$ cat flow/run.sh
#!/bin/bash
# the make line also repeats each setting of config.mk as NAME=value (left out here)
make -C /OpenROAD-flow-scripts/flow DESIGN_CONFIG=/design/flow/config.mk WORK_HOME=/design/flow/orfs CLKGATE_MAP_FILE= finish
$ cat flow/config.mk
export PLATFORM = sky130hd
export DESIGN_NAME = sdram_logger
export DESIGN_NICKNAME = sdram_logger
export VERILOG_FILES = /design/flow/design.v
export SDC_FILE = /design/flow/constraint.sdc
export NUM_CORES = 4
export LEC_CHECK = 0
export CAP_MARGIN = 15
export CORE_MARGIN = 2
export CORE_UTILIZATION = 72
export CTS_CLUSTER_DIAMETER = 27
export CTS_CLUSTER_SIZE = 35
export HOLD_SLACK_MARGIN = -0.09
export SETUP_SLACK_MARGIN = 2.14
export SLEW_MARGIN = 20
export TNS_END_PERCENT = 5
$ cat flow/constraint.sdc
create_clock -name core_clock -period 7.29 [get_ports {clk}]
set_input_delay 1.4580 -clock core_clock [delete_from_list [all_inputs] [get_ports {clk}]]
set_output_delay 1.4580 -clock core_clock [all_outputs]
set_load 0.01 [all_outputs]
$ cat flow/design.v
module memory_controller( CLK_48MHZ,RESET,SDRAM_STATUS,READ_CMD, GEIG_DATA, MAG_DATA, BA_READ,COL_READ, ROW_READ, 
BA_WRITE, COL_WRITE, ROW_WRITE
,NEXT_READ,NEXT_WRITE,DATA_OUT,BA_OUT,COL_OUT,ROW_OUT,CMD_OUT);
input CLK_48MHZ,RESET,SDRAM_STATUS, READ_CMD;
input [79:0] GEIG_DATA;
input [79:0] MAG_DATA;
input [1:0] BA_READ;
input [8:0] COL_READ;
input [12:0] ROW_READ;
input [1:0] BA_WRITE;
input [8:0] COL_WRITE;
input [12:0] ROW_WRITE;
output NEXT_READ, NEXT_WRITE;
output [15:0] DATA_OUT;
output [1:0] BA_OUT;
output [8:0] COL_OUT;
output [12:0] ROW_OUT;
output [1:0] CMD_OUT;
reg [79:0] geig_prev;
reg [79:0] geig_buffer;
parameter new_geig_cmd =2'b01;
parameter num_geig_cycles = 5;
reg [79:0] mag_prev;
reg [79:0] mag_buffer;
parameter new_mag_cmd =2'b10;
parameter num_mag_cycles = 5;
reg [79:0] data_buffer;
reg read_prev;
parameter new_read_cmd = 2'b11;
reg [23:0] read_address;
reg [23:0] write_address;
reg [7:0] schedule;
reg [2:0] num_cycles;
reg [2:0] write_count;
reg busy_hold;
reg next_write;
reg next_read;
reg [1:0] ba_out;
reg [12:0] row_out;
reg [8:0] col_out;
reg [15:0] data_out;
reg [1:0] cmd_out;
assign NEXT_WRITE = next_write;
assign NEXT_READ = next_read;
assign CMD_OUT = cmd_out;
assign BA_OUT = ba_out;
assign ROW_OUT = row_out;
assign COL_OUT = col_out;
assign DATA_OUT = data_out;
always @(posedge CLK_48MHZ or negedge RESET)
begin
if (RESET==1'b0) begin
    schedule = 8'b00000000;
    busy_hold = 1'b0;
    write_count=4'b0000;
    next_write<=0;
    next_read<=0;
    cmd_out<=2'b00;
    num_cycles=0;
    ba_out<=0;
    row_out<=0;
    col_out<=0;
    data_out<=0;
    write_address=0;
    read_address=0;
    mag_prev=80'b0;
    geig_prev=80'b0;
end else begin
write_address = {BA_WRITE,COL_WRITE,ROW_WRITE};
read_address = {BA_READ,COL_READ,ROW_READ};
if ((schedule[1:0] ==2'b00) && (RESET==1'b1)) begin
    schedule=schedule>>2;
end
if ((geig_prev!=GEIG_DATA) && (RESET==1'b1)) begin
    geig_buffer[79:0] = GEIG_DATA;
    geig_prev = GEIG_DATA;
    if (schedule[1:0] == 2'b00) begin
        schedule[1:0] = new_geig_cmd;
    end else if (schedule[3:2] ==2'b00) begin
        schedule[3:2] = new_geig_cmd;
    end else if (schedule[5:4] == 2'b00) begin
        schedule[5:4] = new_geig_cmd;
    end else begin
        schedule[7:6] = new_geig_cmd;
    end
end else begin
    geig_prev= GEIG_DATA;
end
if ((mag_prev!=MAG_DATA) && (RESET==1'b1)) begin
    mag_buffer[79:0] = MAG_DATA;
    mag_prev = MAG_DATA;
    if (schedule[1:0] == 2'b00) begin
        schedule[1:0] = new_mag_cmd;
    end else if (schedule[3:2] ==2'b00) begin
        schedule[3:2] = new_mag_cmd;
    end else if (schedule[5:4] == 2'b00) begin
        schedule[5:4] = new_mag_cmd;
    end else begin
        schedule[7:6] = new_mag_cmd;
    end
end else begin
    mag_prev=MAG_DATA;
end
if ((READ_CMD ==1'b1) && (read_prev ==1'b0) && (RESET==1'b1))begin
    read_prev=READ_CMD;
    if (schedule[1:0] == 2'b00) begin
        schedule[1:0] = new_read_cmd;
    end else if (schedule[3:2] ==2'b00) begin
        schedule[3:2] = new_read_cmd;
    end else if (schedule[5:4] == 2'b00) begin
        schedule[5:4] = new_read_cmd;
    end else begin
        schedule[7:6] = new_read_cmd;
    end
end else begin
    read_prev = READ_CMD;
end
if (((schedule[1:0] == new_geig_cmd) || (schedule[1:0] == new_mag_cmd)) && (RESET==1'b1)) begin
    if ((schedule[1:0] == new_geig_cmd) && (write_count==0)) begin
        num_cycles=num_geig_cycles;
        data_buffer[79:0] = geig_buffer;
    end else if ((schedule[1:0] == new_mag_cmd) && (write_count==0)) begin
        num_cycles = num_mag_cycles;
        data_buffer[79:0]=mag_buffer;
    end
    if (write_count<num_cycles) begin
        if ((SDRAM_STATUS==1'b1) && (busy_hold==1)) begin
            cmd_out<=2'b00;
        end
        if ((busy_hold==1'b1)&&(SDRAM_STATUS==1'b0)) begin
            next_write<=1'b1;
            data_buffer = data_buffer >>16;
            busy_hold=1'b0;
            write_count=write_count+1;
        end else if ((SDRAM_STATUS==1'b0) && (busy_hold==0)) begin
            next_write<=1'b0;
            cmd_out<=2'b10;
            ba_out<=BA_WRITE;
            row_out<=ROW_WRITE;
            col_out<=COL_WRITE;
            data_out<=data_buffer[15:0];
            busy_hold=1'b1;
        end
    end else if (write_count==num_cycles) begin
        write_count=0;
        schedule=schedule>>2;
    end
end else if ((schedule[1:0]==new_read_cmd) && (RESET==1'b1)) begin
    if (read_address == write_address) begin 
        schedule=schedule>>2;
    end else begin
        if ((SDRAM_STATUS==1'b1) && (busy_hold==1)) begin
            cmd_out<=2'b00;
        end    
        if ((SDRAM_STATUS==1'b0) && (busy_hold==1)) begin
            next_read<=1'b1;
            busy_hold=0;
            schedule=schedule>>2;
        end else if ((SDRAM_STATUS==1'b0) && (busy_hold==0)) begin
            next_read<=1'b0;
            cmd_out<=2'b01;
            ba_out<=BA_READ;
            row_out<=ROW_READ;
            col_out<=COL_READ;
            busy_hold=1'b1;
        end
    end
end
end  
end
endmodule
module sdram_interface(CLK_48MHZ,RESET,TIMESTAMP,A_IN_BANK,A_IN_COL,A_IN_ROW,D_IN,CMD_IN,
SDRAM_DQ_IN,SDRAM_DQ_OUT,SDRAM_DQ_OE,
SDRAM_A0,SDRAM_A1,SDRAM_A2,SDRAM_A3,SDRAM_A4,SDRAM_A5,SDRAM_A6,SDRAM_A7,SDRAM_A8,SDRAM_A9,SDRAM_A10,SDRAM_A11,
SDRAM_A12,
SDRAM_CLK_EN,SDRAM_BA0,SDRAM_BA1,SDRAM_CKE,SDRAM_CS,SDRAM_RAS,SDRAM_CAS,SDRAM_WE,SDRAM_DQML,SDRAM_DQMU,
STATUS,DATA_READ);
parameter t_rc = 4;  
parameter t_ras = 3;  
parameter t_rcd= 1;  
parameter t_rp = 2;  
parameter t_dpl = 1;  
parameter t_rrd =1;  
parameter t_ref = 1;  
input CLK_48MHZ;
input RESET;
input [23:0] TIMESTAMP;
input [1:0] CMD_IN;  
input [1:0] A_IN_BANK;
input [8:0] A_IN_COL;
input [12:0] A_IN_ROW;
input [15:0] D_IN;
input [15:0] SDRAM_DQ_IN;
output [15:0] SDRAM_DQ_OUT;
output SDRAM_DQ_OE;
output SDRAM_A0,SDRAM_A1,SDRAM_A2,SDRAM_A3,SDRAM_A4,SDRAM_A5,SDRAM_A6,SDRAM_A7,SDRAM_A8,SDRAM_A9,SDRAM_A10,
SDRAM_A11,SDRAM_A12,
SDRAM_CLK_EN,SDRAM_BA0,SDRAM_BA1,SDRAM_CKE,SDRAM_CS,SDRAM_RAS,SDRAM_CAS,SDRAM_WE,SDRAM_DQML,SDRAM_DQMU;
output STATUS;
output [15:0] DATA_READ;
reg busy;
assign STATUS=busy;
reg [15:0] dout;  
reg weVAL;  
assign SDRAM_DQ_OUT = dout;
assign SDRAM_DQ_OE = weVAL;
reg [15:0] dread;  
assign DATA_READ[0] = dread[0];
assign DATA_READ[1] = dread[1];
assign DATA_READ[2] = dread[2];
assign DATA_READ[3] = dread[3];
assign DATA_READ[4] = dread[4];
assign DATA_READ[5] = dread[5];
assign DATA_READ[6] = dread[6];
assign DATA_READ[7] = dread[7];
assign DATA_READ[8] = dread[8];
assign DATA_READ[9] = dread[9];
assign DATA_READ[10] = dread[10];
assign DATA_READ[11] = dread[11];
assign DATA_READ[12] = dread[12];
assign DATA_READ[13] = dread[13];
assign DATA_READ[14] = dread[14];
assign DATA_READ[15] = dread[15];
reg [12:0] address;
assign SDRAM_A0 = address[0];
assign SDRAM_A1 = address[1];
assign SDRAM_A2 = address[2];
assign SDRAM_A3 = address[3];
assign SDRAM_A4 = address[4];
assign SDRAM_A5 = address[5];
assign SDRAM_A6 = address[6];
assign SDRAM_A7 = address[7];
assign SDRAM_A8 = address[8];
assign SDRAM_A9 = address[9];
assign SDRAM_A10 = address[10];
assign SDRAM_A11 = address[11];
assign SDRAM_A12 = address[12];
reg pwr_up_hold;
reg pwr_stabalize;
reg [3:0] init_counter;
reg [23:0] ts_delay;
assign SDRAM_CLK_EN = pwr_stabalize;  
reg cke;
reg cs;
reg ras;
reg cas;
reg we;
reg ba0;
reg ba1;
reg dqmu;
reg dqml;
assign SDRAM_CKE = cke;
assign SDRAM_CS =  cs;
assign SDRAM_RAS=  ras;
assign SDRAM_CAS=  cas;
assign SDRAM_WE=   we;
assign SDRAM_BA0=  ba0;
assign SDRAM_BA1=  ba1;
assign SDRAM_DQMU= dqmu;
assign SDRAM_DQML= dqml;
reg write_cycle;
reg write_exit;
reg [3:0] write_counter;
reg read_cycle;
reg [3:0] read_counter;
reg read_exit;
reg idle_cycle;
always @(negedge CLK_48MHZ or negedge RESET)
begin
if (RESET==1'b0) begin
    weVAL<=1'b0;
    pwr_up_hold=1'b1;
    busy=1'b1;
    pwr_stabalize=1'b0;
    init_counter=4'b0;
    write_cycle=1'b0;
    write_exit=1'b0;
    write_counter=4'b0;
    read_cycle=1'b0;
    read_counter=4'b0;
    read_exit=1'b0;
    idle_cycle=1'b0;
    dout<=0;
    address=0;
    dread<=0;
    ts_delay=0;
    cke<=1'b0;
    cs<=1'b0;
    ras<=1'b0;
    cas<=1'b0;
    we<=1'b0;
    ba0<=1'b0;
    ba1<=1'b0;
    dqmu<=1'b0;
    dqml<=1'b0;
end else begin
    if (busy==0) begin
        if (CMD_IN==2) begin
            write_cycle=1;
            write_exit=0;
        end else if (CMD_IN==1) begin
            read_cycle=1;
            read_exit=0;
        end else begin
            idle_cycle=1;
        end
    end
    if (write_cycle==1) begin
        if (write_counter==t_rc+t_ras+2) begin
            cke<=0;
            cs<=0;
            ras<=0;
            cas<=0;
            we<=1;
            address=13'b0;
            busy=0;
            write_cycle=0;
            write_counter=0;
            write_exit=1;
        end
        if ((write_counter>t_rc+t_ras) && (write_counter<t_rc+t_ras+2)) begin
            cke<=1;
            cs<=0;
            ras<=1;
            cas<=1;
            we<=1;
            dqml<=1;
            dqmu<=1;
            weVAL<=0;
            address=13'b0;
            write_counter=write_counter+1;
        end
        if (write_counter==t_rc+t_ras) begin
            cke<=1;
            cs<=0;
            ras<=1;
            cas<=0;
            we<=0;
            address[8:0] = A_IN_COL;
            address[10] =1;
            weVAL<=1;
            dout<=D_IN;  
            write_counter=write_counter+1;
        end
        if ((write_counter>t_rc) && (write_counter<t_rc+t_ras)) begin
            cke<=1;
            cs<=0;
            ras<=1;
            cas<=1;
            we<=1;
            address=13'b0;
            write_counter=write_counter+1;
        end
        if (write_counter==t_rc) begin
            cke<=1;
            cs<=0;
            ras<=0;
            cas<=1;
            we<=1;
            dqmu<=0;
            dqml<=0;
            ba0<=A_IN_BANK[0];
            ba1<=A_IN_BANK[1];
            address=A_IN_ROW;
            write_counter=write_counter+1;
        end
        if ((write_counter>0) && (write_counter<t_rc)) begin
            cke<=1;
            cs<=0;
            ras<=1;
            cas<=1;
            we<=1;
            address=13'b0;
            write_counter=write_counter+1;
        end
        if ((write_counter==0) && (write_exit==0)) begin
            cke<=1;
            cs<=0;
            ras<=1;
            cas<=1;
            we<=1;
            busy=1;
            write_counter=write_counter+1;
        end
    end
    if (read_cycle==1) begin
        if (read_counter==t_rc+t_ras+5) begin
            cke<=0;
            cs<=0;
            ras<=0;
            cas<=0;
            we<=1;
            address=13'b0;
            busy=0;
            read_cycle=0;
            read_counter=0;
            read_exit=1;
        end
        if (read_counter==t_rc+t_ras+4) begin
            cke<=1;
            cs<=0;
            ras<=1;
            cas<=1;
            we<=1;
            dqmu<=1;
            dqml<=1;
            address=13'b0;
            read_counter=read_counter+1;
        end
        if (read_counter==t_rc+t_ras+3) begin
            cke<=1;
            cs<=0;
            ras<=1;
            cas<=1;
            we<=1;
            dread<=SDRAM_DQ_IN;
            address=13'b0;
            read_counter=read_counter+1;
        end
        if ((read_counter>t_rc+t_ras) && (read_counter<t_rc+t_ras+3)) begin
            cke<=1;
            cs<=0;
            ras<=1;
            cas<=1;
            we<=1;
            address=13'b0;
            read_counter=read_counter+1;
        end
        if (read_counter==t_rc+t_ras) begin
            cke<=1;
            cs<=0;
            ras<=1;
            cas<=0;
            we<=1;
            address[8:0] = A_IN_COL;
            address[10] =1; 
            dread<= 16'b0;
            read_counter=read_counter+1;
        end
        if ((read_counter>t_rc) && (read_counter<t_rc+t_ras)) begin
            cke<=1;
            cs<=0;
            ras<=1;
            cas<=1;
            we<=1;
            address=13'b0;
            read_counter=read_counter+1;
        end
        if (read_counter==t_rc) begin
            cke<=1;
            cs<=0;
            ras<=0;
            cas<=1;
            we<=1;
            dqmu<=0;
            dqml<=0;
            ba0<=A_IN_BANK[0];
            ba1<=A_IN_BANK[1];
            address=A_IN_ROW;
            read_counter=read_counter+1;
        end
        if ((read_counter>0) && (read_counter<t_rc)) begin
            cke<=1;
            cs<=0;
            ras<=1;
            cas<=1;
            we<=1;
            address=13'b0;
            read_counter=read_counter+1;
        end
        if ((read_counter==0) && (read_exit==0)) begin
            cke<=1;
            cs<=0;
            ras<=1;
            cas<=1;
            we<=1;
            busy=1;
            read_counter=read_counter+1;
        end
    end
    if (pwr_up_hold==1'b1) begin
        if (TIMESTAMP < 2) begin
            cke<=1'b0;
            cs<=1'b0;
            dqml<=1'b0;
            dqmu<=1'b0;
            dout<=16'b0;
            busy=1;
        end else if ((TIMESTAMP>=2)&&(TIMESTAMP<4)) begin
            pwr_stabalize=1'b1;
            cke<=1'b1;
            dqml<=1'b1;
            dqmu<=1'b1;
        end else if (TIMESTAMP>=4) begin  
            if (init_counter==t_rp+1+t_rc+1+1) begin
                cke<=0;
                cs<=0;
                ras<=0;
                cas<=0;
                we<=1;
                address=13'b0;
                pwr_up_hold=1'b0;  
                busy=0;
            end
            if (init_counter==t_rp+1+t_rc+1) begin
                cke<=1;
                cs<=0;
                ras<=1;
                cas<=1;
                we<=1;
                address=13'b0;
                init_counter=init_counter+1;
            end
            if (init_counter==t_rp+1+t_rc) begin
                cke<=1;
                cs<=0;
                ras<=0;
                cas<=0;
                we<=0;
                ba1<=0;
                ba0<=1;
                address=13'b0001000100000;
                init_counter=init_counter+1;
            end
            if ((init_counter>t_rp+1) && (init_counter<t_rp+1+t_rc)) begin
                cke<=1;
                cs<=0;
                ras<=1;
                cas<=1;
                we<=1;
                address=13'b0;
                init_counter=init_counter+1;
            end
            if ((init_counter==t_rp+1) && (TIMESTAMP==ts_delay)) begin
                cke<=1;
                cs<=0;
                ras<=1;
                cas<=1;
                we<=1;
                init_counter=init_counter+1;
            end
            if ((init_counter==t_rp+1) && (TIMESTAMP!=ts_delay)) begin
                cke<=0;
                cs<=0;
                ras<=1;
                cas<=1;
                we<=1;
                address=13'b0;
            end
            if (init_counter==t_rp) begin
                cke<=0;
                cs<=0;
                ras<=0;
                cas<=0;
                we<=1;
                address=13'b0;
                init_counter=init_counter+1;
                ts_delay=TIMESTAMP+1;
            end
            if ((init_counter>0) && (init_counter<t_rp)) begin
                cke<=1;
                cs<=0;
                ras<=1;
                cas<=1;
                we<=1;
                address=13'b0;
                init_counter=init_counter+1;
            end
            if (init_counter==0) begin
                cke<=1;
                cs<=0;
                ras<=0;
                cas<=1;
                we<=0;
                address[10]=1;
                init_counter=init_counter+1;
            end
        end
    end
end  
end
endmodule
module read_buffer( CLK_48MHZ,RESET,NEXT_BYTE,DATA_READ,ROW_WRITE,READ_CMD,BYTE_OUT);
input CLK_48MHZ, RESET, NEXT_BYTE;
input [15:0] DATA_READ;
input [12:0] ROW_WRITE;
output READ_CMD;
output [7:0] BYTE_OUT;
reg read_cmd;
reg [1:0] init_stage;
reg [8:0] init_wait;
reg [7:0] byte_out;
reg [1:0] position;
reg next_byte_prev;
reg [15:0] buffer_a;
reg [15:0] buffer_b;
assign BYTE_OUT = byte_out;
assign READ_CMD = read_cmd;
always @(posedge CLK_48MHZ or negedge RESET) begin
    if (RESET==1'b0) begin
        read_cmd<=1'b0;
        position<= 2'b00;
        byte_out<=8'b0;
        next_byte_prev<=1'b0;
        init_stage=1;
        init_wait=0;
        buffer_a<=0;
        buffer_b<=0;
    end else begin
        next_byte_prev<=NEXT_BYTE;
        if ((NEXT_BYTE==1'b1) && (next_byte_prev==1'b0) && (init_stage==0)) begin
            if (position==2'b00) begin
                byte_out<=buffer_a[7:0];
                position<=position+1;
            end else if (position==2'b01) begin
                byte_out<=buffer_a[15:8];
                position<=position+1;
            end else if (position==2'b10) begin
                byte_out<=buffer_b[7:0];
                position<=position+1;
            end else begin
                byte_out<=buffer_b[15:8];
                position<=2'b00;
            end
        end
        if ((init_stage==1) && (ROW_WRITE>=13'b0000000000011)) begin
            read_cmd<=1'b1;
            init_stage=2;
        end
        if (init_stage==2) begin
            if (init_wait<300) begin
                buffer_a<=DATA_READ;
                init_wait=init_wait+1;
            end else if ((init_wait>=300) && (init_wait<400)) begin
                read_cmd<=1'b0;
                init_wait=init_wait+1;
            end else if (init_wait>=400) begin
                read_cmd<=1'b1;
                init_wait=0;
                init_stage=0;
            end 
        end
        if ((position==2'b00) && (init_stage==0)) begin
            read_cmd<=1'b1;
        end
        if ((position==2'b01) && (init_stage==0)) begin
            read_cmd<=1'b0;
            buffer_b<=DATA_READ;
        end
        if ((position==2'b10) && (init_stage==0)) begin
            read_cmd<=1'b1;
        end
        if ((position==2'b11) && (init_stage==0)) begin
            buffer_a<=DATA_READ;
            read_cmd<=1'b0;
        end
    end
end
endmodule
module write_address_traversal( CLK,RESET,NEXT, BA_WRITE_OUT, ROW_WRITE_OUT,COL_WRITE_OUT );
input CLK, NEXT, RESET;
output [1:0] BA_WRITE_OUT;
output [8:0] COL_WRITE_OUT;
output [12:0] ROW_WRITE_OUT;
reg [23:0] current_count;
reg next_prev;  
assign BA_WRITE_OUT = current_count[23:22];
assign COL_WRITE_OUT = current_count[21:13];
assign ROW_WRITE_OUT = current_count[12:0];
always @(negedge CLK or negedge RESET)
begin
if (RESET==1'b0) begin
    current_count=24'b0;
    next_prev=1'b0;
end else begin
    if (NEXT && !next_prev) begin
    if (current_count == 24'b111111111111111111111111) begin
        current_count = 24'b0;
    end else begin
        current_count = current_count+1;
    end
end
    next_prev = NEXT;
end
end
endmodule
module read_address_traversal( CLK,NEXT,RESET, BA_READ_OUT, ROW_READ_OUT,COL_READ_OUT );
input CLK,NEXT,RESET;
output [1:0] BA_READ_OUT;
output [8:0] COL_READ_OUT;
output [12:0] ROW_READ_OUT;
reg [23:0] current_count;
reg next_prev;  
assign BA_READ_OUT = current_count[23:22];
assign COL_READ_OUT = current_count[21:13];
assign ROW_READ_OUT = current_count[12:0];
always @(negedge CLK or negedge RESET)
begin
if (RESET==1'b0) begin
    current_count=24'b0;
    next_prev=1'b0;
end else begin
    if (NEXT && !next_prev) begin
    if (current_count == 24'b111111111111111111111111) begin
        current_count = 24'b0;
    end else begin
        current_count = current_count+1;
    end
    end
    next_prev = NEXT;
    end
end
endmodule
module sdram_logger (
    input         clk,           
    input         rst_n,         
    input  [23:0] timestamp,     
    input  [79:0] geig_data,     
    input  [79:0] mag_data,      
    input         next_byte,     
    input  [15:0] sdram_dq_in,   
    output [15:0] sdram_dq_out,  
    output        sdram_dq_oe,   
    output [12:0] sdram_a,
    output [1:0]  sdram_ba,
    output        sdram_clk_en,
    output        sdram_cke,
    output        sdram_cs,
    output        sdram_ras,
    output        sdram_cas,
    output        sdram_we,
    output        sdram_dqml,
    output        sdram_dqmu,
    output [7:0]  byte_out       
);
wire        sdram_status;
wire [15:0] data_read;
wire        next_read, next_write, read_cmd;
wire [15:0] mc_data_out;
wire [1:0]  mc_ba_out, mc_cmd_out;
wire [8:0]  mc_col_out;
wire [12:0] mc_row_out;
wire [1:0]  ba_read, ba_write;
wire [8:0]  col_read, col_write;
wire [12:0] row_read, row_write;
memory_controller memory_controller_0(
    .CLK_48MHZ    ( clk ),
    .RESET        ( rst_n ),
    .SDRAM_STATUS ( sdram_status ),
    .READ_CMD     ( read_cmd ),
    .GEIG_DATA    ( geig_data ),
    .MAG_DATA     ( mag_data ),
    .BA_READ      ( ba_read ),
    .COL_READ     ( col_read ),
    .ROW_READ     ( row_read ),
    .BA_WRITE     ( ba_write ),
    .COL_WRITE    ( col_write ),
    .ROW_WRITE    ( row_write ),
    .NEXT_READ    ( next_read ),
    .NEXT_WRITE   ( next_write ),
    .DATA_OUT     ( mc_data_out ),
    .BA_OUT       ( mc_ba_out ),
    .COL_OUT      ( mc_col_out ),
    .ROW_OUT      ( mc_row_out ),
    .CMD_OUT      ( mc_cmd_out )
);
read_address_traversal read_address_traversal_0(
    .CLK          ( clk ),
    .NEXT         ( next_read ),
    .RESET        ( rst_n ),
    .BA_READ_OUT  ( ba_read ),
    .ROW_READ_OUT ( row_read ),
    .COL_READ_OUT ( col_read )
);
write_address_traversal write_address_traversal_0(
    .CLK           ( clk ),
    .RESET         ( rst_n ),
    .NEXT          ( next_write ),
    .BA_WRITE_OUT  ( ba_write ),
    .ROW_WRITE_OUT ( row_write ),
    .COL_WRITE_OUT ( col_write )
);
read_buffer read_buffer_0(
    .CLK_48MHZ ( clk ),
    .RESET     ( rst_n ),
    .NEXT_BYTE ( next_byte ),
    .DATA_READ ( data_read ),
    .ROW_WRITE ( row_write ),
    .READ_CMD  ( read_cmd ),
    .BYTE_OUT  ( byte_out )
);
sdram_interface sdram_interface_0(
    .CLK_48MHZ    ( clk ),
    .RESET        ( rst_n ),
    .TIMESTAMP    ( timestamp ),
    .A_IN_BANK    ( mc_ba_out ),
    .A_IN_COL     ( mc_col_out ),
    .A_IN_ROW     ( mc_row_out ),
    .D_IN         ( mc_data_out ),
    .CMD_IN       ( mc_cmd_out ),
    .SDRAM_DQ_IN  ( sdram_dq_in ),
    .SDRAM_DQ_OUT ( sdram_dq_out ),
    .SDRAM_DQ_OE  ( sdram_dq_oe ),
    .SDRAM_A0  ( sdram_a[0] ),  .SDRAM_A1  ( sdram_a[1] ),  .SDRAM_A2  ( sdram_a[2] ),
    .SDRAM_A3  ( sdram_a[3] ),  .SDRAM_A4  ( sdram_a[4] ),  .SDRAM_A5  ( sdram_a[5] ),
    .SDRAM_A6  ( sdram_a[6] ),  .SDRAM_A7  ( sdram_a[7] ),  .SDRAM_A8  ( sdram_a[8] ),
    .SDRAM_A9  ( sdram_a[9] ),  .SDRAM_A10 ( sdram_a[10] ), .SDRAM_A11 ( sdram_a[11] ),
    .SDRAM_A12 ( sdram_a[12] ),
    .SDRAM_CLK_EN ( sdram_clk_en ),
    .SDRAM_BA0    ( sdram_ba[0] ),
    .SDRAM_BA1    ( sdram_ba[1] ),
    .SDRAM_CKE    ( sdram_cke ),
    .SDRAM_CS     ( sdram_cs ),
    .SDRAM_RAS    ( sdram_ras ),
    .SDRAM_CAS    ( sdram_cas ),
    .SDRAM_WE     ( sdram_we ),
    .SDRAM_DQML   ( sdram_dqml ),
    .SDRAM_DQMU   ( sdram_dqmu ),
    .STATUS       ( sdram_status ),
    .DATA_READ    ( data_read )
);
endmodule
==> results of run 1 <==
## routing by layer
| layer | overflow | global-route usage |
|---|---|---|
| met2 | 310 | 0.9925 |
| met5 | 1 | 0.3635 |
| met4 | 236 | 0.9007 |
| met1 | 17 | 0.8276 |
| met3 | 18 | 0.7260 |
## per-stage QoR
stage                     std cells  setup TNS [ns]
after floorplan                3105          -1.962
after global placement         3886          -35.24
after detailed placement       3886          -35.33
after CTS                      4159         -0.4530
## repair_timing
item / CTS
pin swaps: 163
setup buffers: 10
setup endpoints to repair: 472
cloned: 3
gates resized: 678
==> commit_impl_results.txt, run 1 <==
Log flow metrics for this revision

- FFs w/ async S/R, synth: 0.6360
* Number of top-level pins: approximately 250
- The synthesis report lists the Yosys warning total as 5.
- Number of sinks on the clock net: 662
- Tally of buffers added on design ports: ~250
- Area fraction in full adders, half adders and majority gates: 0.01682
* Effective utilization at floorplan: 0.7235
- For reference, the top cells by area after synthesis are sky130_fd_sc_hd__edfxtp_1, sky130_fd_sc_hd__dfrtp_1, sky130_fd_sc_hd__dfrtn_1.
- Per the gpl log, the routability congestion estimate is 0.9552.
- TritonCTS buffer count: 139
* Number of cell rows: 79
- Dominant synthesized flop cell: sky130_fd_sc_hd__dfrtp_1
- After synthesis the cells add up to approximately 33000 um^2.
* Horizontal die dimension: 219.6 um
- The netlist uses 98 different library cells.
* Average cell area after synthesis: about 11 um^2
- Sorting the Yosys area breakdown by cell type puts at the top sky130_fd_sc_hd__edfxtp_1.
* Synthesized-area fraction occupied by ao, oa, aoi and oai cells: 0.1519
- Log Error: [ERROR GRT-0232] Routing congestion too high. Check the congestion heatmap in the GUI.
- Leftover overflow at the end of global routing: around 580
* Die height: 219.6 um
- Yosys cell count: 3105
- Looking at the clock tree report, the maximum root-to-sink buffer count equals 3.
* Area of the core: 46260 um^2
* Largest family of logic cells by area: AND-OR/OR-AND gates
- Logged for this run, the post-placement worst setup slack is -1.197 ns.
* Top cell area share: 0.2162
- Post-synth tally of flip-flops with integrated enable: 241
* Failing step: global routing
- In the synthesis report, Yosys lists the chip area as 33470 um^2.
- For this run, the total global-route usage over all layers was measured as 0.8495.
- Register area share after synthesis: 0.5311
* Portion of netlist area occupied by mux cells: 0.07207
* Gate count after technology mapping: 3105
- Register bit total from synthesis: 662
- In this run, post-CTS hold repair placed 0 buffers.
- Status: did not finish
- Sorting the synthesized cells by how often they occur yields sky130_fd_sc_hd__o21ai_0, sky130_fd_sc_hd__dfrtp_1, sky130_fd_sc_hd__nand2_1.
- Simple Share, Synth: 0.1132
- Total placed instance area: 37040 um^2
* Net count entering floorplan: 3353
- Estimated wirelength of the detail-placed design: 68870 um
- CTS built an H-tree with a depth of 4.
- Cell with the most instances after synthesis: sky130_fd_sc_hd__o21ai_0
- The cell-mix breakdown from Yosys lists the XOR/XNOR area share as 0.07578.
* Cell at the root of the clock tree: sky130_fd_sc_hd__clkbuf_16
* Chip Area: about 48000 um^2
==> run 2, diff against run 1 <==
Settings changed: ABC_AREA set to 0, CELL_PAD_IN_SITES_DETAIL_PLACEMENT set to 0, CELL_PAD_IN_SITES_GLOBAL_PLACEMENT set to 0, CORE_ASPECT_RATIO set to 0.92, CTS_CLUSTER_DIAMETER 27 to 29, CTS_CLUSTER_SIZE 35 to 37, GPL_ROUTABILITY_DRIVEN set to 1, MAX_ROUTING_LAYER set to met5, PLACE_DENSITY set to 0.39, SETUP_SLACK_MARGIN 2.14 to -0.01, TNS_END_PERCENT 5 to unset.
Clock period 7.29 ns to 7.25 ns, I/O delays scaled along.
==> commit_impl_results.txt, run 2 <==
Log flow metrics for this revision

* Layout Skew: 0.08612 ns
- Final period utilization: 1.100
- The analysis attributes to net switching a power of 3093 uW.
- The detail route stage leaves a number of antenna-violating nets equal to 0.
* Net total in the final layout: 3671
* Family with the most delay on the worst path: simple AND/OR/NAND/NOR gates
- Synthesized-area fraction occupied by ao, oa, aoi and oai cells: 0.1519 (unchanged)
* Critical path cell sequence: clkdlybuf4s50_1 > xnor2_1 > nand4_1 > nor4_1 > nand3_2 > o21ai_4 > buf_4 > nand3_1 > nand2_1 > inv_1 > ha_1 > and3b_2 > or3_1 > inv_1 > ha_1 > a21oi_1 > and2_1 > nor2_1 > or3b_2 > buf_12 > o21ai_0
- Worst reg2reg path depth: 10
- Worst Hold Class: reg -> reg
* Status: finished with violations (was did not finish)
- Area of the core: 45790 um^2 (was 46260 um^2)
* Worst max-slew margin expressed relative to the limit: -0.1766
* Xor and xnor area share after synthesis: 0.07578 (unchanged)
* Total placed instance area: 37040 um^2 (about the same)
- Required time of the critical path: 7.85 ns
* Leftover overflow at the end of global routing: 0
- Average cell area after synthesis: 10.78 um^2 (unchanged)
* Wire length of the first global-routing pass: 190000 um
* Register clock-pin slew on the reported worst setup and hold paths: ~0.050 ns
* Worst-case vdd ir drop: 0.2480 mV
- Worst endpoint data arrival time: 8.57 ns
- In the post-route analysis, the smallest setup slack over all paths is -0.7241 ns.
* Largest family of logic cells by area: AND-OR/OR-AND gates (unchanged)
* Worst Tran Pin Value: 1.749 ns
- The share of the synthesized area in the top cell type came to 0.2162 (unchanged).
- Synth-to-layout area growth: 25.69%
* Count of tool warnings: 70
- Commonest cells post-synth: sky130_fd_sc_hd__o21ai_0, sky130_fd_sc_hd__dfrtp_1, sky130_fd_sc_hd__nand2_1 (unchanged).
- The main flop type after synthesis is sky130_fd_sc_hd__dfrtp_1 (unchanged).
- Cell at the root of the clock tree: sky130_fd_sc_hd__clkbuf_16 (unchanged)
- Internal power component: approximately 9100 uW
* Portion of netlist area occupied by mux cells: 0.07207 (unchanged)
* Library cell contributing the largest single delay on the critical path: sky130_fd_sc_hd__nor4_1
* Worst min-delay path endpoint: sdram_interface_0.pwr_stabalize$_DFFE_NN0P_
* Post-synth tally of flip-flops with integrated enable: 241 (unchanged)
* Sum Neg Setup Slack: -61.10 ns
- Clock latency on the worst-skew pair, taken at its later pin, is 0.74 ns.
* Wire length per cell after detailed routing: ~31 um
- The post-synthesis share of cell area spent on full adders, half adders and majority gates came to 0.01682 (unchanged).
- The worst register-to-register path begins at write_address_traversal_0.current_count[1]$_DFFE_NN0P_.
- The width of the die is 228.8 um (was 219.6 um).
- The unique cell type count in the Yosys netlist came to 98 (unchanged).
- The flow reports an fmax of 125.4 MHz.
* Top Consumer: the clock network
- The run did not pass the layout checks because of max-capacitance violations, max-slew violations, negative setup slack.
* Cells on Worst Hold Path: 1
- Estimated wirelength of the detail-placed design: 70890 um (was 68870 um)
* Global Route Usage Sum: 0.5290
* Sequential power: 4290 uW
* Cell with the most instances after synthesis: sky130_fd_sc_hd__o21ai_0 (unchanged)
- The number of maximum-capacitance violations recorded for the run is 1.
- Number of warning messages in the yosys log: 5 (unchanged)
- Sequential power share: 0.352
* R2R setup slack: approximately 0.15 ns
- Register area share after synthesis: 0.5311 (unchanged)
- The detailed router reported a total wirelength of approximately 130000 um.
- Top area cells in the synthesized netlist: sky130_fd_sc_hd__edfxtp_1, sky130_fd_sc_hd__dfrtp_1, sky130_fd_sc_hd__dfrtn_1 (unchanged)
* Worst flop-to-flop path endpoint: read_buffer_0.buffer_a[11]$_DFFE_PN0P_
* Final Max-Slew Violation Tally: 3
- Entering global routing, the biggest net connects 130 pins.
- The synthesized flop and latch total was 662 (unchanged).
- Origin of the worst setup path: geig_data[10]
- The net count after synthesis is 3353 (unchanged).
- Setup repair after global routing could not meet its margin everywhere.
- Number of cell rows: 75 (was 79)
* Chip area in the Yosys report: 33470 um^2 (unchanged)
* H-tree lvl count: 4 (unchanged)
* Residual DRC: 0
- Number of top-level pins: 251 (unchanged)
* Hold path start: sdram_interface_0.pwr_stabalize$_DFFE_NN0P_
- The library cell occupying the most area in the post-synthesis netlist was sky130_fd_sc_hd__edfxtp_1 (unchanged).
- Worst setup EP type: register
- Of the total power, the share spent switching nets is 0.2539.
* Pwr Density: 289.5 nW/um^2
* CP Class: in -> reg
- Tally of buffers added on design ports: 250 (unchanged)
* Slowest Stage Delay on Critical Path: 1.47 ns
- Leakage power of the design: 0.01774 uW
- The final timing report derives a shortest allowable period of roughly 8.0 ns.
- TritonCTS buffer count: 132 (was 139)
- Final Cell Area: 42070 um^2
- Ratio of routed vias to standard cells: 7.457
- STA classifies the critical path startpoint as an input port.
- Clock tree buffer depth: 3 (unchanged)
* Yosys cell count: 3105 (unchanged)
- Power attributed to the clock group: 6730 uW
- Total number of vias: 30990
- Clock tree from TritonCTS: done
- Number of fillers in the final layout: 1480
* Post-CTS Hold Fix Bufs: 0 (unchanged)
- Number of sinks on the clock net: 662 (unchanged)
* Number of setup violations in the final report: about 140
* Simple Share, Synth: 0.1132 (unchanged)
* Gate count after technology mapping: 3105 (unchanged)
- The weighted congestion reported at the end of routability-driven placement is 0.9370 (was 0.9552).
- Combinational Power: 1170 uW
- The violation tally recorded at the end of detailed-routing iteration 0 is 7303.
* Effective utilization at floorplan: 0.7309 (was 0.7235)
- Share of power burned in combinational logic: 0.096
- The height of the die was 210.8 um (was 219.6 um).
* FFs w/ async S/R, synth: 0.6360 (unchanged)
- Buffer and inverter count on the worst path: 5
- Clock power share: 0.552
* CP max FO: 48
* Chip Area: 48230 um^2 (about the same)
- The capture point of the critical path was reported as memory_controller_0.row_out[6]$_DFFE_PN0P_.
- Final-report hold violation count: 0
- Number of antenna violations at the first check in global routing: 6
* Crit. path cell count: 21
- The via count of the first global-routing pass came to 31040.
- DR pass1 iterations: 15
* Synth Cell Area: 33470 um^2 (unchanged)
==> run 2: repair_timing <==
item,in CTS,in global routing
setup buffers,5,3
gates resized,65,21
pin swaps,17,15
setup endpoints to repair,39,52
==> run 2: stage by stage <==
stage | power [uW] | setup slack [ns] | cells | hold WS, ns | util
after floorplan | 4843 | -0.5447 | 3105 | 0.4185 | -
after detailed placement | 5318 | -1.260 | 3898 | 0.4510 | 0.8089
after global placement | 5253 | -1.205 | 3898 | 0.4320 | 0.8089
final | 12180 | -0.7241 | 4155 | 0.4478 | 0.9187
after CTS | 12000 | -0.1734 | 4149 | 0.4567 | 0.9161
after global routing | 12300 | -0.3513 | 4154 | 0.4796 | 0.9186
==> run 2: metal layers <==
| metal | part of all wire | GRT usage | vias up |
|---|---|---|---|
| met3 | 0.15 | 0.1990 | 1075 |
| met2 | 0.44 | 0.8091 | 3529 |
| li1 | - | - | 11840 |
| met4 | 0.088 | 0.3607 | 10 |
| met1 | 0.32 | 0.6276 | 14530 |
| met5 | 0.00082 | 0 | - |
==> run 2: layout make-up <==
| type | count | area (um^2) | share of cell area |
|---|---|---|---|
| inverters | 128 | 480.5 | 0.01142 |
| flip-flops and latches | 662 | 17780 | 0.4225 |
| multi-input cells | 2123 | 14610 | 0.3472 |
| repair buffers | 374 | 3583 | 0.08518 |
| diodes | 4 | 10.01 | 0.0002379 |
| well taps | 616 | 770.7 | 0.01832 |
| clock buffers | 174 | 3760 | 0.08937 |
| clock inverters | 74 | 1084 | 0.02576 |
==> run 3, diff against run 2 <==
Settings changed: CAP_MARGIN 15 to 10, CORE_UTILIZATION 72 to 70, CTS_CLUSTER_DIAMETER 29 to unset, CTS_CLUSTER_SIZE 37 to 60, GPL_ROUTABILITY_DRIVEN 1 to 0, HOLD_SLACK_MARGIN -0.09 to unset, PLACE_DENSITY 0.39 to unset, SETUP_SLACK_MARGIN -0.01 to unset.
Clock period 7.25 ns to 5.9 ns, I/O delays scaled along.
==> commit_impl_results.txt, run 3 <==
Log flow metrics for this revision

- The post-synthesis async set-or-reset flop share came to 0.6360 (unchanged).
* Sequential power share: 0.478 (was 0.352)
- Number of sinks on the clock net: 662 (unchanged)
* Number of top-level pins: 251 (unchanged)
- The cell row count is 76 (was 75).
- The share of the synthesized area in the top cell type came to 0.2162 (unchanged).
- Chip area in the Yosys report: 33470 um^2 (unchanged)
- The core utilization before placement came to 0.7125 (was 0.7309).
- The H-tree depth was 3 (was 4).
- Family with the most delay on the worst path: simple AND/OR/NAND/NOR gates (unchanged)
* CP Class: in -> reg (unchanged)
- Via count of the first global-routing pass: 27610 (was 31040)
- The gate count after technology mapping came to 3105 (unchanged).
- Slowest Stage Delay on Critical Path: 0.61 ns (was 1.47 ns)
- Number of antenna violations at the first check in global routing: 4 (was 6)
- The clock transition time at the flip-flop clock pins of the worst setup and hold paths was 0.06 ns (was 0.05 ns).
* Yosys cell count: 3105 (unchanged)
* Chip Area: 49580 um^2 (was 48230 um^2)
* Worst max-slew margin expressed relative to the limit: 0.2126 (was -0.1766)
- The number of port buffers came to 250 (unchanged).
- Synthesized-area fraction occupied by ao, oa, aoi and oai cells: 0.1519 (unchanged)
- Total power: 10910 uW (was 12180 uW)
* RSZ-0062 raised after global routing: yes (unchanged)
- Top area cells in the synthesized netlist: sky130_fd_sc_hd__edfxtp_1, sky130_fd_sc_hd__dfrtp_1, sky130_fd_sc_hd__dfrtn_1 (unchanged)
- The largest power group was sequential cells (was the clock network).
- Status: finished with violations (unchanged)
- Total placed instance area: 38290 um^2 (was 37040 um^2)
* Origin of the worst setup path: timestamp[19] (was geig_data[10])
- Leftover overflow at the end of global routing: 0 (unchanged)
* Net total in the final layout: 3806 (was 3671)
* Crit path to: sdram_interface_0.ras$_DFF_NN0_ (was memory_controller_0.row_out[6]$_DFFE_PN0P_)
- CP max FO: 4 (was 48)
- The remaining antenna violation count after routing is 0 (unchanged).
- The cell area power density was 263.2 nW/um^2 (was 289.5 nW/um^2).
* Worst flop-to-flop path endpoint: sdram_interface_0.read_counter[0]$_DFFE_NN0N_ (was read_buffer_0.buffer_a[11]$_DFFE_PN0P_)
* Xor and xnor area share after synthesis: 0.07578 (unchanged)
* Final core area utilization: 0.8820 (was 0.9187)
* Register area share after synthesis: 0.5311 (unchanged)
* Worst setup EP type: register (unchanged)
- Share of power burned in combinational logic: 0.123 (was 0.096)
- The count of TritonRoute iterations in the first routing pass was 6 (was 15).
* Area fraction in full adders, half adders and majority gates: 0.01682 (unchanged)
- TritonCTS buffer count: 67 (was 132)
- The average instance area after synthesis was 10.78 um^2 (unchanged).
* Worst endpoint data arrival time: 4.00 ns (was 8.57 ns)
- The simple-gate share of the synthesized area came to 0.1132 (unchanged).
- The tally of max-capacitance violations came to 0 (was 1).
* Worst Hold Class: in -> async (was reg -> reg)
- Global Route Usage Sum: 0.4171 (was 0.5290)
* Combinational Power: 1340 uW (was 1170 uW)
* Wire length of the first global-routing pass: 157100 um (was 190000 um)
- The total sequential power came to 5220 uW (was 4290 uW).
- Final Cell Area: 41430 um^2 (was 42070 um^2)
* Startpoint types: input port (unchanged)
- Number of warning messages in the yosys log: 5 (unchanged)
- Number of library cell types mapped by synthesis: 98 (unchanged)
- Commonest cells post-synth: sky130_fd_sc_hd__o21ai_0, sky130_fd_sc_hd__dfrtp_1, sky130_fd_sc_hd__nand2_1 (unchanged)
- The core area is 46980 um^2 (was 45790 um^2).
- Worst setup slack before clock tree synthesis: -1.718 ns (was -1.260 ns)
- Critical path cell sequence: buf_8 > xor2_4 > nor4_4 > nand4_1 > or4_4 > o221ai_4 > ha_4 > buf_6 > o211ai_1 > a31o_2 > and2_4 > a211o_1 (was clkdlybuf4s50_1 > xnor2_1 > nand4_1 > nor4_1 > nand3_2 > o21ai_4 > buf_4 > nand3_1 > nand2_1 > inv_1 > ha_1 > and3b_2 > or3_1 > inv_1 > ha_1 > a21oi_1 > and2_1 > nor2_1 > or3b_2 > buf_12 > o21ai_0)
* Synth Cell Area: 33470 um^2 (unchanged)
- The internal portion of total power was 8188 uW (was 9088 uW).
- Final Max-Slew Violation Tally: 0 (was 3)
* Clock tree buffer depth: 3 (unchanged)
* Cell at the root of the clock tree: sky130_fd_sc_hd__clkbuf_16 (unchanged)
- Crit. path cell count: 12 (was 21)
- The number of warning messages in the logs was 66 (was 70).
* Net switching share of the total power: 0.2492 (was 0.2539)
- Post-CTS Hold Fix Bufs: 0 (unchanged)
- The height of the die was 213.7 um (was 210.8 um).
- The cell type of the slowest stage on the worst timing path is sky130_fd_sc_hd__or4_4 (was sky130_fd_sc_hd__nor4_1).
* Post-synth top area cell: sky130_fd_sc_hd__edfxtp_1 (unchanged)
* Clock power share: 0.399 (was 0.552)
- Layout Skew: 0.06605 ns (was 0.08612 ns)
- Final-report hold violation count: 0 (unchanged)
- Worst reg2reg startpoint: sdram_interface_0.read_counter[1]$_DFFE_NN0N_ (was write_address_traversal_0.current_count[1]$_DFFE_NN0P_)
* Number of setup violations in the final report: 44 (was 137)
- Ratio of routed vias to standard cells: 6.675 (was 7.457)
- The synthesized flop and latch total is 662 (unchanged).
- The TritonCTS clock tree is done (unchanged).
- The reg2reg setup slack is -0.07 ns (was 0.15 ns).
* Buffer and inverter count on the worst path: 2 (was 5)
- The final routed wirelength across all metal layers came to 105300 um (was 130200 um).
* Horizontal die dimension: 232.0 um (was 228.8 um)
- Violation count after the first detailed-route iteration: 3979 (was 7303)
- The maximum number of pins on one net before global-route repair came to 153 (was 130).
- Layout Check Fail Reasons: negative setup slack (was max-capacitance violations, max-slew violations, negative setup slack)
- Crit path setup slack, layout: -0.6121 ns (was -0.7241 ns)
* Synth-to-layout area growth: 23.79% (was 25.69%)
- The number of enable-type register cells in the synthesized netlist is 241 (unchanged).
- Leakage power of the design: 0.01757 uW (was 0.01774 uW)
* Estimated wirelength of the detail-placed design: 69950 um (was 70890 um)
* Switching power: 2718 uW (was 3093 uW)
* Number of fillers in the final layout: 2189 (was 1480)
- The average wire per cell in the routed design is 24.83 um (was 31.33 um).
* Skew-Pair Late Insertion Delay: 0.65 ns (was 0.74 ns)
- Dominant synthesized flop cell: sky130_fd_sc_hd__dfrtp_1 (unchanged)
- The data required time of the worst path was 3.39 ns (was 7.85 ns).
- Worst reg2reg path depth: 30 (was 10)
- Total number of vias: 28300 (was 30990)
- The DRC violation count after routing came to 0 (unchanged).
- Cell with the most instances after synthesis: sky130_fd_sc_hd__o21ai_0 (unchanged)
- The power attributed to the clock group is 4350 uW (was 6730 uW).
* Worst-case vdd ir drop: 0.3964 mV (was 0.2480 mV)
* Worst Tran Pin Value: 1.177 ns (was 1.749 ns)
- Net count entering floorplan: 3353 (unchanged)
- Largest family of logic cells by area: AND-OR/OR-AND gates (unchanged)
- The multiplexer fraction of the synthesized cell area is 0.07207 (unchanged).
-- run 3: per-stage QoR --
| stage | setup TNS (ns) | cells | hold slack (ns) |
|---|---|---|---|
| detailed placement | -88.83 | 4065 | 0.4277 |
| finish | -14.64 | 4240 | 0.4246 |
| global placement | -76.52 | 4065 | 0.4179 |
| CTS | -13.40 | 4216 | 0.4035 |
| global route | -15.37 | 4237 | 0.4091 |
| floorplan | -7.868 | 3105 | 0.4185 |
-- run 3: per-layer routing --
metal	share of wire	GRT usage	wire length (um)	vias to the layer above
met5	0	0	0	-
met2	0.45	0.6317	47350	2006
li1	-	-	-	12040
met1	0.38	0.5810	40410	13870
met3	0.12	0.1150	12790	390
met4	0.045	0.1587	4712	0
-- run 3: layout make-up --
cell class                 count  area [um^2]  share of cell area
sequential                   662        17780              0.4290
multi-input combinational   2123        14960              0.3611
timing repair buffer         574         5199              0.1255
clock buffer                 104         1936             0.04672
tap                          624        780.7             0.01884
inverter                     128        489.2             0.01181
clock inverter                22        285.3            0.006885
antenna                        3        7.507           0.0001812
-- run 3: timing repair --
| item | in CTS | in global routing |
|---|---|---|
| gates resized | 134 | 71 |
| pin swaps | 22 | 37 |
| buffers inserted | 21 | 22 |
| gates cloned | 5 | 0 |
| endpoints found under the setup margin | 64 | 74 |
==> run 4, diff against run 3 <==
Settings changed: ABC_AREA 0 to unset, CAP_MARGIN 10 to 0, CELL_PAD_IN_SITES_DETAIL_PLACEMENT 0 to unset, CELL_PAD_IN_SITES_GLOBAL_PLACEMENT 0 to unset, CORE_ASPECT_RATIO 0.92 to unset, CORE_UTILIZATION 70 to 71, CTS_CLUSTER_DIAMETER set to 29, CTS_CLUSTER_SIZE 60 to 34, GPL_ROUTABILITY_DRIVEN 0 to unset, HOLD_SLACK_MARGIN set to -0.05, MAX_ROUTING_LAYER met5 to unset, SETUP_SLACK_MARGIN set to 0.88.
Clock period 5.9 ns to 7.25 ns, I/O delays scaled along.
==> commit_impl_results.txt, run 4 <==
Log flow metrics for this revision

* Status: finished with violations (unchanged)
- Layout Check Fail Reasons: negative setup slack (unchanged)
- The portion of total power attributed to the clock network is 0.533 (was 0.399).
- The largest power group is the clock network (was sequential cells).
- Sequential power share: 0.365 (was 0.478)
- Crit. path cell count: 14 (was 12)
- The area fraction in xor and xnor cells is 0.07578 (unchanged).
* Worst min-delay path endpoint: sdram_interface_0.dread[10]$_DFFE_NN0P_
- The overall global routing resource usage is 0.5022 (was 0.4171).
* Number of sinks on the clock net: 662 (unchanged)
- Dominant synthesized flop cell: sky130_fd_sc_hd__dfrtp_1 (unchanged)
* Critical path cell sequence: clkbuf_2 > xor2_1 > nor4_4 > nand4_1 > or4_4 > buf_6 > buf_12 > o221ai_4 > ha_4 > buf_4 > o211ai_1 > a31o_2 > o2111a_1 > a211o_1 (was buf_8 > xor2_4 > nor4_4 > nand4_1 > or4_4 > o221ai_4 > ha_4 > buf_6 > o211ai_1 > a31o_2 > and2_4 > a211o_1)
- The count of final setup violators was 26 (was 44).
- The remaining antenna violation count after routing was 0 (unchanged).
- The half-perimeter wire length after placement was 69520 um (was 69950 um).
* Hold Slack: 0.4653 ns (was 0.4246 ns)
- Net count entering floorplan: 3353 (unchanged)
* Worst-case vdd ir drop: 0.4848 mV (was 0.3964 mV)
- Portion of netlist area occupied by mux cells: 0.07207 (unchanged)
* Largest net degree at the start of global routing: 95 (was 153)
- Register area share after synthesis: 0.5311 (unchanged)
* Worst flop-to-flop path endpoint: memory_controller_0.ba_out[1]$_DFFE_PN0P_ (was sdram_interface_0.read_counter[0]$_DFFE_NN0N_)
* Chip area in the Yosys report: 33470 um^2 (unchanged)
* Number of fillers in the final layout: 1389 (was 2189)
- Internal power component: 8630 uW (was 8188 uW)
- The core utilization before placement is 0.7189 (was 0.7125).
* Die height: 221.1 um (was 213.7 um)
- Origin of the worst setup path: timestamp[14] (was timestamp[19])
* Total number of vias: 32100 (was 28300)
- The maximum number of buffers from clock root to sink is 3 (unchanged).
* Top area cells in the synthesized netlist: sky130_fd_sc_hd__edfxtp_1, sky130_fd_sc_hd__dfrtp_1, sky130_fd_sc_hd__dfrtn_1 (unchanged)
- Final core area utilization: 0.9288 (was 0.8820)
- The synthesis-to-layout area growth is 29.19% (was 23.79%).
* Yosys cell count: 3105 (unchanged)
- The via count of the first global-routing pass is 30230 (was 27610).
* Violation count after the first detailed-route iteration: 6623 (was 3979)
* Number of cell rows: 79 (was 76)
- Pwr Density: 271.7 nW/um^2 (was 263.2 nW/um^2)
* Crit path to: sdram_interface_0.ras$_DFF_NN0_ (unchanged)
- Sequential power: 4290 uW (was 5220 uW)
- Number of top-level pins: 251 (unchanged)
- Worst setup EP type: register (unchanged)
- The tally of max-capacitance violations came to 0 (unchanged).
- Slowest Stage Delay on Critical Path: 0.56 ns (was 0.61 ns)
- The area of the mapped netlist was 33470 um^2 (unchanged).
- Synthesized-area fraction occupied by ao, oa, aoi and oai cells: 0.1519 (unchanged)
- The reg2reg setup slack was 0.12 ns (was -0.07 ns).
- The biggest fanout along the worst timing path came to 3 (was 4).
* Startpoint types: input port (unchanged)
- GPL Wtd Cong: 0.9114
- H-tree lvl count: 4 (was 3)
- The chip area was 48890 um^2 (was 49580 um^2).
- Worst Hold Class: reg -> reg (was in -> async)
- Horizontal die dimension: 221.1 um (was 232.0 um)
* Worst endpoint data arrival time: 4.42 ns (was 4.00 ns)
* Worst Tran Pin Value: 1.125 ns (was 1.177 ns)
* Post-synth tally of flip-flops with integrated enable: 241 (unchanged)
- The proportion of total power due to net switching was 0.2655 (was 0.2492).
* Total wire length: 137600 um (was 105300 um)
- RSZ-0062 raised after global routing: yes (unchanged)
- Wire length of the first global-routing pass: 185700 um (was 157100 um)
* Post-synth top area cell: sky130_fd_sc_hd__edfxtp_1 (unchanged)
- The startpoint of the worst-slack reg-to-reg timing path is read_address_traversal_0.current_count[18]$_DFFE_NN0P_ (was sdram_interface_0.read_counter[1]$_DFFE_NN0N_).
- Cell at the root of the clock tree: sky130_fd_sc_hd__clkbuf_16 (unchanged)
- Post-CTS Hold Fix Bufs: 0 (unchanged)
* Average cell area after synthesis: 10.78 um^2 (unchanged)
* DR pass1 iterations: 14 (was 6)
- The share of the synthesized area in the top cell type was 0.2162 (unchanged).
- The cell leakage power is 0.01824 uW (was 0.01757 uW).
- The dominant kind of combinational cell was AND-OR/OR-AND gates (unchanged).
- Area of the core: 46560 um^2 (was 46980 um^2)
- Tally of buffers added on design ports: 250 (unchanged)
- Register bit total from synthesis: 662 (unchanged)
* Hold path start: sdram_interface_0.dread[10]$_DFFE_NN0P_
* Number of library cell types mapped by synthesis: 98 (unchanged)
- The DRC violation count after routing was 0 (unchanged).
* Commonest cells post-synth: sky130_fd_sc_hd__o21ai_0, sky130_fd_sc_hd__dfrtp_1, sky130_fd_sc_hd__nand2_1 (unchanged)
* Gate count after technology mapping: 3105 (unchanged)
- The power in combinational cells came to 1190 uW (was 1340 uW).
* Worst max-slew margin expressed relative to the limit: 0.2473 (was 0.2126)
* Register clock-pin slew on the reported worst setup and hold paths: 0.03 ns (was 0.06 ns)
- Buffer and inverter count on the worst path: 4 (was 2)
- The most instantiated library cell after synthesis is sky130_fd_sc_hd__o21ai_0 (unchanged).
* CP Class: in -> reg (unchanged)
* Clock tree from TritonCTS: done (unchanged)
- The net load switching power is 3119 uW (was 2718 uW).
- TritonCTS buffer count: 133 (was 67)
* Family with the most delay on the worst path: simple AND/OR/NAND/NOR gates (unchanged)
* Count of tool warnings: 59 (was 66)
* FFs w/ async S/R, synth: 0.6360 (unchanged)
* Cells on Worst Hold Path: 2
- The clock network latency to the later pin of the worst-skew pair was 0.74 ns (was 0.65 ns).
- Layout Skew: 0.08869 ns (was 0.06605 ns)
- The number of antenna violations at the first check in global routing was 17 (was 4).
* Power attributed to the clock group: 6270 uW (was 4350 uW)
- Crit path setup slack, layout: -0.3050 ns (was -0.6121 ns)
* Final-report hold violation count: 0 (unchanged)
* Leftover overflow at the end of global routing: 0 (unchanged)
- The synthesis warning total was 5 (unchanged).
* Total instance count after detailed placement: 3890 (was 4065)
* Area fraction in full adders, half adders and majority gates: 0.01682 (unchanged)
* Ratio of routed vias to standard cells: 7.577 (was 6.675)
- Net total in the final layout: 3756 (was 3806)
- The simple-gate share of the synthesized area was 0.1132 (unchanged).
* Wire length per cell after detailed routing: 32.47 um (was 24.83 um)
- The number of slew-limit violations in the final report was 0 (unchanged).
- The cell type of the slowest stage on the worst timing path is sky130_fd_sc_hd__or4_4 (unchanged).
- The data required time of the worst path is 4.12 ns (was 3.39 ns).
- The fraction of power consumed by combinational cells is 0.101 (was 0.123).
- The cell count of the worst reg-to-reg path came to 8 (was 30).
* Final Non-Filler Cells: 4237 (was 4240)
==> run 4: what timing repair did <==
item	in CTS	in global routing
setup buffers	45	34
cloned	9	1
pin swaps	39	39
resized	352	140
endpoints found under the setup margin	188	229
==> run 4: routing by layer <==
layer  GRT usage  wire length [um]
met4      0.3020             13460
met5           0               271
met2      0.7711             59690
met3      0.1657             21880
met1      0.6227             42280
==> run 4: layout make-up <==
type,count,area (um^2),share of cell area
antenna,9,22.52,0.0005209
clock inverter,78,912.1,0.02109
clock buffer,172,3586,0.08293
inverter,128,484.2,0.01120
tap,607,759.5,0.01756
sequential,662,17780,0.4111
multi-input combinational,2124,15370,0.3555
timing repair buffer,457,4328,0.1001
==> run 4: stage by stage <==
stage / setup WS (ns) / setup TNS (ns) / total power (uW) / area, um^2
2_1_floorplan: -0.5445 / -2.023 / 4843 / 33710
3_3_place_gp: -1.186 / -37.65 / 5258 / 37090
3_5_place_dp: -1.198 / -39.74 / 5321 / 37090
4_1_cts: -0.2055 / -0.7382 / 11500 / 42380
5_1_grt: -0.3510 / -2.823 / 11880 / 43220
6_report: -0.3050 / -1.874 / 11750 / 43240
==> run 5, diff against run 4 <==
Settings changed: CAP_MARGIN 0 to 20, CORE_UTILIZATION 71 to 59, CTS_CLUSTER_DIAMETER 29 to unset, CTS_CLUSTER_SIZE 34 to unset, HOLD_SLACK_MARGIN -0.05 to unset, SETUP_SLACK_MARGIN 0.88 to 3.21.
Clock period 7.25 ns to 14.0 ns, I/O delays scaled along.
==> commit_impl_results.txt, run 5 <==
Log flow metrics for this revision

- The final routed wirelength across all metal layers was 97510 um (was 137600 um).
* Top Consumer: sequential cells (was the clock network)
- Yosys cell count: 3105 (unchanged)
- Chip area in the Yosys report: 33470 um^2 (unchanged)
- The synthesized flop and latch total was 662 (unchanged).
- Combinational Power: 520 uW (was 1190 uW)
- H-tree lvl count: 3 (was 4)
- Post-synth tally of flip-flops with integrated enable: 241 (unchanged)
- The cell count after placement was 3958 (was 3890).
- Register clock-pin slew on the reported worst setup and hold paths: 0.04 ns (was 0.03 ns)
- The family with the most delay on the worst path is simple AND/OR/NAND/NOR gates (unchanged).
- Xor and xnor area share after synthesis: 0.07578 (unchanged)
- The synthesis-to-layout area growth is 19.67% (was 29.19%).
- The maximum number of pins on one net before global-route repair came to 130 (was 95).
* Net count entering floorplan: 3353 (unchanged)
* Clock power share: 0.414 (was 0.533)
- The via count of the first global-routing pass came to 25120 (was 30230).
- The DRC violation count after routing came to 0 (unchanged).
* Share of power burned in combinational logic: 0.112 (was 0.101)
* CP dominant cell by count: sky130_fd_sc_hd__buf_6
- The area of the mapped netlist was 33470 um^2 (unchanged).
- Ratio of routed vias to standard cells: 6.163 (was 7.577)
* Buffer and inverter count on the worst path: 3 (was 4)
- The worst ir drop on vdd is 0.1200 mV (was 0.4848 mV).
- Status: timing/DRC/antenna clean (was finished with violations).
- Worst max-slew margin expressed relative to the limit: 0.2502 (was 0.2473)
- Violation count after the first detailed-route iteration: 2919 (was 6623)
- The simple-gate share of the synthesized area was 0.1132 (unchanged).
* FFs w/ async S/R, synth: 0.6360 (unchanged)
- The maximum number of buffers from clock root to sink is 3 (unchanged).
* Portion of netlist area occupied by mux cells: 0.07207 (unchanged)
- The overall global routing resource usage is 0.3272 (was 0.5022).
- Switching power: 1138 uW (was 3119 uW)
* Power attributed to the clock group: 1920 uW (was 6270 uW)
- The startpoint type of the worst setup path is an input port (unchanged).
- The gate count after technology mapping is 3105 (unchanged).
* Count of tool warnings: 66 (was 59)
- The dominant kind of combinational cell is AND-OR/OR-AND gates (unchanged).
- Post-CTS Hold Fix Bufs: 0 (unchanged)
- The chip area is 58650 um^2 (was 48890 um^2).
* Pwr Density: 115.8 nW/um^2 (was 271.7 nW/um^2)
- Hold path start: sdram_interface_0.ts_delay[0]$_DFFE_NN0P_ (was sdram_interface_0.dread[10]$_DFFE_NN0P_)
- The most instantiated library cell after synthesis was sky130_fd_sc_hd__o21ai_0 (unchanged).
- Number of top-level pins: 251 (unchanged)
* Area of the core: 56280 um^2 (was 46560 um^2)
- The end point of the worst hold path was sdram_interface_0.ts_delay[0]$_DFFE_NN0P_ (was sdram_interface_0.dread[10]$_DFFE_NN0P_).
* Critical path cell sequence: buf_6 > xor2_2 > nor4_2 > nand4_1 > or4_4 > buf_12 > buf_6 > o221ai_4 > ha_4 > o211ai_1 > a31o_2 > and2_4 > a211o_1 (was clkbuf_2 > xor2_1 > nor4_4 > nand4_1 > or4_4 > buf_6 > buf_12 > o221ai_4 > ha_4 > buf_4 > o211ai_1 > a31o_2 > o2111a_1 > a211o_1)
- Top cell area share: 0.2162 (unchanged)
* Number of antenna violations at the first check in global routing: 7 (was 17)
- Worst Tran Pin Value: 1.125 ns (about the same)
* Wire length per cell after detailed routing: 23.31 um (was 32.47 um)
- Layout Skew: 0.07192 ns (was 0.08869 ns)
- Area fraction in full adders, half adders and majority gates: 0.01682 (unchanged)
- Number of warning messages in the yosys log: 5 (unchanged)
* Worst reg2reg startpoint: write_address_traversal_0.current_count[0]$_DFFE_NN0P_ (was read_address_traversal_0.current_count[18]$_DFFE_NN0P_)
- The weighted congestion reported at the end of routability-driven placement is 0.8882 (was 0.9114).
- The internal portion of total power came to 3501 uW (was 8630 uW).
- Top area cells in the synthesized netlist: sky130_fd_sc_hd__edfxtp_1, sky130_fd_sc_hd__dfrtp_1, sky130_fd_sc_hd__dfrtn_1 (unchanged)
- Number of cell rows: 87 (was 79)
- Skew-Pair Late Insertion Delay: 0.66 ns (was 0.74 ns)
- Tally of buffers added on design ports: 250 (unchanged)
- Number of sinks on the clock net: 662 (unchanged)
- Final Non-Filler Cells: 4183 (was 4237)
* Average cell area after synthesis: 10.78 um^2 (unchanged)
- The termination of the worst setup path was sdram_interface_0.ras$_DFF_NN0_ (unchanged).
* R2R setup slack: 3.77 ns (was 0.12 ns)
- Final-report hold violation count: 0 (unchanged)
- Post-synth top area cell: sky130_fd_sc_hd__edfxtp_1 (unchanged)
- Synthesized-area fraction occupied by ao, oa, aoi and oai cells: 0.1519 (unchanged)
- Worst Hold Class: reg -> reg (unchanged)
- Count of nets left with antenna violations after detail routing: 0 (unchanged)
- Total number of vias: 25780 (was 32100)
* Leakage power of the design: 0.01673 uW (was 0.01824 uW)
- Die height: 242.2 um (was 221.1 um)
- The setup TNS after final layout came to 0 ns (was -1.874 ns).
- CP max FO: 5 (was 3)
- Sequential power share: 0.474 (was 0.365)
* Clock tree from TritonCTS: done (unchanged)
- Number of library cell types mapped by synthesis: 98 (unchanged)
- RSZ-0062 raised after global routing: yes (unchanged).
- The main flop type after synthesis was sky130_fd_sc_hd__dfrtp_1 (unchanged).
- Origin of the worst setup path: timestamp[21] (was timestamp[14])
- Net total in the final layout: 3609 (was 3756)
- CP Class: in -> reg (unchanged)
- Sequential power: 2200 uW (was 4290 uW)
- Final Max-Slew Violation Tally: 0 (unchanged)
* Net switching share of the total power: 0.2454 (was 0.2655)
- Worst flop-to-flop path endpoint: read_buffer_0.buffer_a[9]$_DFFE_PN0P_ (was memory_controller_0.ba_out[1]$_DFFE_PN0P_)
- Commonest cells post-synth: sky130_fd_sc_hd__o21ai_0, sky130_fd_sc_hd__dfrtp_1, sky130_fd_sc_hd__nand2_1 (unchanged).
* Cell at the root of the clock tree: sky130_fd_sc_hd__clkbuf_16 (unchanged)
- The cell type of the slowest stage on the worst timing path was sky130_fd_sc_hd__or4_4 (unchanged).
* Cells on Worst Hold Path: 2 (unchanged)
- The signal arrival time at the worst endpoint is 5.61 ns (was 4.42 ns).
- The total stage count of the critical path is 13 (was 14).
- The delay of the slowest cell on the worst path is 0.48 ns (was 0.56 ns).
- The count of final setup violators is 0 (was 26).
- Horizontal die dimension: 242.2 um (was 221.1 um)
- The fraction of the yosys area taken by sequential cells came to 0.5311 (unchanged).
- Wire length of the first global-routing pass: 147500 um (was 185700 um)
- The count of TritonRoute iterations in the first routing pass was 6 (was 14).
- The element type at the critical path end was a register (unchanged).
- Estimated wirelength of the detail-placed design: 68430 um (was 69520 um)
* Leftover overflow at the end of global routing: 0 (unchanged)
- Effective utilization at floorplan: 0.5947 (was 0.7189)
- The cell count of the worst reg-to-reg path came to 9 (was 8).
- The number of CTS-inserted buffers is 71 (was 133).
- Required time of the critical path: 7.45 ns (was 4.12 ns)
- Max Cap Violations: 0 (unchanged)
==> run 5: cell type report <==
cell class              instances  area [um^2]
multi-input cells            2123        14740
inverters                     128        480.5
clock inverters                33        342.8
flip-flops and latches        662        17780
well taps                     756        945.9
fillers                      4082        16230
repair buffers                373         3715
clock buffers                 101         2032
diodes                          7        17.52
==> run 5: per-stage QoR <==
step | util | setup slack (ns) | total power, uW | instance area [um^2] | hold WS [ns]
6_report | 0.7117 | 1.840 | 4639 | 40050 | 0.4546
4_1_cts | 0.7031 | 1.759 | 4648 | 39570 | 0.4518
3_5_place_dp | 0.6499 | 0.4672 | 2741 | 36570 | 0.4511
5_1_grt | 0.7116 | 1.795 | 4778 | 40050 | 0.4807
2_1_floorplan | - | 1.480 | 2508 | 33700 | 0.4185
3_3_place_gp | 0.6496 | 0.5585 | 2721 | 36560 | 0.4289
==> run 5: what timing repair did <==
| item | CTS | global route |
|---|---|---|
| resized | 333 | 63 |
| pin swaps | 25 | 28 |
| cloned | 5 | 2 |
| endpoints found under the setup margin | 109 | 109 |
| buffers inserted | 49 | 29 |
==> run 5: per-layer routing <==
layer | global-route usage | routed length [um] | vias up
li1 | - | - | 11680
met1 | 0.4670 | 41570 | 12780
met2 | 0.4937 | 43900 | 1145
met3 | 0.08065 | 9100 | 180
met4 | 0.1073 | 2941 | 0
met5 | 0 | 0 | -
Power figures rest on the tool's default switching activity, not on a simulated workload.
